run 1:
// i2c_top
module i2c_top(
input clk, rst, newd, op, stretch,
input [6:0] addr,
input [7:0] din,
output [7:0] dout,
output busy,ack_err,
output done,
output sda, scl
);
Size in the first run: about 4600 cells after synthesis, ~1200 flip-flops, ~33 I/O pins, about 0.056 mm2 of cells after synthesis.
export LEC_CHECK = 0
export CAP_MARGIN = 20
export CELL_PAD_IN_SITES_GLOBAL_PLACEMENT = 0
export CORE_ASPECT_RATIO = 1.04
export CORE_MARGIN = 2
export CORE_UTILIZATION = 68
export CTS_CLUSTER_SIZE = 34
export GPL_TIMING_DRIVEN = 1
export MAX_ROUTING_LAYER = met4
export MIN_ROUTING_LAYER = met1
export PLACE_DENSITY_LB_ADDON = 0.05
export SETUP_SLACK_MARGIN = -0.0
export SLEW_MARGIN = 20
create_clock -name core_clock -period 4.19 [get_ports {clk}]
run.sh (not shown) runs the stock make flow with config.mk's settings and CLKGATE_MAP_FILE=.
Run 1: PASS, flow complete, no timing, DRC or antenna violations
Modified inputs, run 2 compared to run 1
==> flow/config.mk <==
export PLATFORM = sky130hd
export DESIGN_NAME = i2c_top
export DESIGN_NICKNAME = i2c_top
export VERILOG_FILES = /design/flow/design.v
export SDC_FILE = /design/flow/constraint.sdc
export NUM_CORES = 4
export LEC_CHECK = 0
export CAP_MARGIN = 20
export CORE_MARGIN = 2
export CORE_UTILIZATION = 70
export CTS_CLUSTER_DIAMETER = 349
export CTS_CLUSTER_SIZE = 25
export MAX_ROUTING_LAYER = met4
export PLACE_DENSITY = 0.64
export SLEW_MARGIN = 20
==> flow/constraint.sdc <==
create_clock -name core_clock -period 5.14 [get_ports {clk}]
set_input_delay 1.0280 -clock core_clock [delete_from_list [all_inputs] [get_ports {clk}]]
set_output_delay 1.0280 -clock core_clock [all_outputs]
set_load 0.01 [all_outputs]
Results
The setup slack of run 2 is larger than that of run 1.
On run 2: tally of clock buffers in the finished layout is 72 lower than what run 1 gave.
Overall power consumption: run 2 vs run 1 down 33%
Detailed-routing iteration count for the pre-antenna-repair pass ended up 2 higher on run 2 than on run 1.
Diff run 1 -> run 2 | global-route wire length before repair | down slightly
On register fraction of the total cell area, the higher figure sits with run 2, not run 1.
Compared with run 1, run 2 shows a combinational share of power that is 0.5 points higher.
### run 2 -> run 3
==> flow/config.mk <==
export PLATFORM = sky130hd
export DESIGN_NAME = i2c_top
export DESIGN_NICKNAME = i2c_top
export VERILOG_FILES = /design/flow/design.v
export SDC_FILE = /design/flow/constraint.sdc
export NUM_CORES = 4
export LEC_CHECK = 0
export ABC_AREA = 1
export CAP_MARGIN = 20
export CORE_MARGIN = 2
export CORE_UTILIZATION = 72
export SETUP_SLACK_MARGIN = 0.45
export SLEW_MARGIN = 20
==> flow/constraint.sdc <==
create_clock -name core_clock -period 2.87 [get_ports {clk}]
set_input_delay 0.5740 -clock core_clock [delete_from_list [all_inputs] [get_ports {clk}]]
set_output_delay 0.5740 -clock core_clock [all_outputs]
set_load 0.01 [all_outputs]
==> comparison <==
Run 3 went all the way through synthesis, placement and routing and the layout is clean on timing, DRC and antenna. | Yosys chip area | run 3 vs run 2 | 2.4% higher |. Run 2 → run 3: total detailed-routing wirelength down 8700 um, final critical-path setup slack down 1.07 ns. Final cell area: run 3 above run 2. Routability congestion estimate: higher on run 2. Shortest period the worst path allows, run 2 and run 3, lower one = run 3.

* * *

i2c_top again, from the RTL that the note above started with.
Design i2c_top, start of the top module:
module i2c_top(
input clk, rst, newd, op, stretch,
input [6:0] addr,
input [7:0] din,
output [7:0] dout,
output busy,ack_err,
output done,
output sda, scl
);
==> flow/config.mk <==
export PLATFORM = sky130hd
export DESIGN_NAME = i2c_top
export DESIGN_NICKNAME = i2c_top
export VERILOG_FILES = /design/flow/design.v
export SDC_FILE = /design/flow/constraint.sdc
export NUM_CORES = 4
export LEC_CHECK = 0
export ABC_AREA = 0
export CAP_MARGIN = 30
export CELL_PAD_IN_SITES_GLOBAL_PLACEMENT = 3
export CORE_ASPECT_RATIO = 1.86
export CORE_MARGIN = 2
export CORE_UTILIZATION = 70
export MIN_ROUTING_LAYER = met1
export PLACE_DENSITY_LB_ADDON = 0.1
export SETUP_SLACK_MARGIN = 1.9
export SLEW_MARGIN = 35
export TNS_END_PERCENT = 65
==> flow/constraint.sdc <==
create_clock -name core_clock -period 6.57 [get_ports {clk}]
set_input_delay 1.3140 -clock core_clock [delete_from_list [all_inputs] [get_ports {clk}]]
set_output_delay 1.3140 -clock core_clock [all_outputs]
set_load 0.01 [all_outputs]
The baseline did not get past 3_1_place_gp_skip_io, error FLW-0024.
Rerun with:
ABC_AREA = 1   (was 0)
CAP_MARGIN = 20   (was 30)
CELL_PAD_IN_SITES_GLOBAL_PLACEMENT = not set   (was 3)
CORE_ASPECT_RATIO = not set   (was 1.86)
CTS_CLUSTER_DIAMETER = 222   (was not set)
MIN_ROUTING_LAYER = not set   (was met1)
PLACE_DENSITY_LB_ADDON = not set   (was 0.1)
SETUP_SLACK_MARGIN = not set   (was 1.9)
SLEW_MARGIN = 20   (was 35)
TNS_END_PERCENT = not set   (was 65)
clock period = 6.72 ns   (was 6.57 ns; I/O delays follow)
=> Now the flow produced a clean layout; area after synthesis climbs by 2.4%; synthesized cell count climbs by 48%; die size climbs by 2.2%.
Rerun with:
ABC_AREA = not set   (was 1)
CTS_CLUSTER_DIAMETER = not set   (was 222)
CTS_CLUSTER_SIZE = 13   (was not set)
clock period = 2.87 ns   (was 6.72 ns; I/O delays follow)
The changed run finished but fails on setup timing.
Sequential power went up by 130%.
Sequential cell count does not change.
Hold slack is worse by 0.030 ns.
Critical path depth goes down by 6.
Utilization goes up by 4.8 points.
Count of clock-buffer cells in the layout is higher by 16.
Power goes up by 130%.
Wire length came out higher by 18%.
Global-route usage came out higher by 7.8 points.
Clock power grows by 140%.
Via count decreases by 5.7%.
Rerun with:
CAP_MARGIN = 0   (was 20)
CORE_UTILIZATION = 72   (was 70)
CTS_CLUSTER_DIAMETER = 378   (was not set)
PLACE_DENSITY = 0.64   (was not set)
SETUP_SLACK_MARGIN = 0.38   (was not set)
What happened:
- This time the run finished with timing, DRC and antenna clean
- non-clock buffer count rose by 69
- core utilization grows by 2.1 points
- synthesized area stays the same
- clock power went down by about 19%
- final cell count hardly moves
- combinational power stays flat
- power came out lower by 8.1%
- setup slack gets better by 0.31 ns
- die size went down by about 2.7%
Rerun with:
ABC_AREA = 1   (was not set)
CAP_MARGIN = 20   (was 0)
CTS_CLUSTER_DIAMETER = not set   (was 378)
CTS_CLUSTER_SIZE = 99   (was 13)
PLACE_DENSITY = not set   (was 0.64)
SETUP_SLACK_MARGIN = 0.86   (was 0.38)
After rerunning:
- combinational power increases by about a fifth
- synthesized cell count goes up by well over a third
- power came out higher by roughly a tenth

* * *

Starting RTL as in the previous note.
make LEC_CHECK=0 CAP_MARGIN=20 CORE_ASPECT_RATIO=0.71 CORE_MARGIN=2 CORE_UTILIZATION=72 CTS_CLUSTER_DIAMETER=357 CTS_CLUSTER_SIZE=14 PLACE_DENSITY=0.35 SETUP_SLACK_MARGIN=0.86 SLEW_MARGIN=20 TNS_END_PERCENT=5 finish   # period 2.89 ns
The starting point passed the timing, design-rule and antenna checks.
Edit:
CORE_ASPECT_RATIO = not set   (was 0.71)
CORE_UTILIZATION = 40   (was 72)
CTS_CLUSTER_DIAMETER = not set   (was 357)
CTS_CLUSTER_SIZE = not set   (was 14)
PLACE_DENSITY = not set   (was 0.35)
SETUP_SLACK_MARGIN = 0.0   (was 0.86)
TNS_END_PERCENT = not set   (was 5)
clock period = 5.16 ns   (was 2.89 ns; I/O delays follow)
What happened: Setup slack is better by 1.2 ns; routed wire length fell by 8.2%; power came out lower by 37%; non-clock buffer count came out lower by 263; clock skew rises by 0.014 ns; flip-flop count stays the same.

* * *

JK:
Starting RTL as in the previous note.
Settings: LEC_CHECK=0, CAP_MARGIN=20, CORE_MARGIN=2, CORE_UTILIZATION=70, CTS_CLUSTER_DIAMETER=349, CTS_CLUSTER_SIZE=25, PLACE_DENSITY=0.64, SETUP_SLACK_MARGIN=1.22, SLEW_MARGIN=20; clock period 4.38 ns.
The inputs of MS differ from those of JK as listed below.
- CORE_UTILIZATION changed from 70 to 40
- CTS_CLUSTER_SIZE removed (was 25)
- SETUP_SLACK_MARGIN removed (was 1.22)
- PLACE_DENSITY removed (was 0.64)
- CTS_CLUSTER_DIAMETER removed (was 349)
- the clock period (ns, I/O delays scaled along) changed from 4.38 to 5.16
--- outcome ---
- Sequential portion of the cell area: MS and JK compared, higher one is JK
- Looking at placed standard-cell area, MS sits 1.2% above JK.
- Against JK, total net switching power in MS came out worse.
- Relative to JK, fmax decreased by about 14% in MS.
- The run with more routed wire is MS, not JK.
### MS -> AL
- the clock period (ns, I/O delays scaled along) now 10.0, was 5.16
Findings:
- Compared with MS, AL shows a higher placement-stage worst setup slack.
- Looking at worst setup slack after layout, AL sits 3.56 ns higher than MS does.
- Taking MS as the reference, in AL critical-path maximum fanout rose by 94%, final area fell by 2.5%, first-iteration DRC count fell by 8.0%.
- Changes observed in AL relative to MS: total power consumption of the routed design went down by 10 mW, reported combinational group power went down by about 60%.
Edits applied to the flow inputs when going from AL to TR:
- changing CORE_UTILIZATION from 40 to 72
- changing CAP_MARGIN from 20 to 35
- setting SETUP_SLACK_MARGIN to 0.31 for the first time
- changing the clock period (ns, I/O delays scaled along) from 10.0 to 3.15
Results
The end of the critical path comes out slave.dout[3] in one run and slave.mem[126][0] in the other, namely in TR and AL respectively.
Diff TR..AL | async set or reset register ratio after synthesis | unchanged
Lower synthesis-to-finish area growth goes to AL over TR.
Fraction of area in clock buffers and inverters: TR lower than AL
Delta(setup slack, TR - AL) < 0
The following lists how PW was set up differently from TR:
- setting CTS_CLUSTER_SIZE to 15 for the first time
- setting ABC_AREA to 1 for the first time
- changing CAP_MARGIN from 35 to 40
- removing SETUP_SLACK_MARGIN (formerly 0.31)
- setting CTS_CLUSTER_DIAMETER to 376 for the first time
- changing the clock period (ns, I/O delays scaled along) from 3.15 to 6.05
--- outcome ---
All of TR and PW finish clean. Compared with TR, in PW cell area after layout went down about 5.4%, final critical-path share of the clock period went down 28 points. The lower final worst-path setup slack of TR and PW is in TR. Side by side, worst vdd rail ir drop turned out lower in PW than in TR.
No activity file was given, so power comes from the tool's default toggle rates.
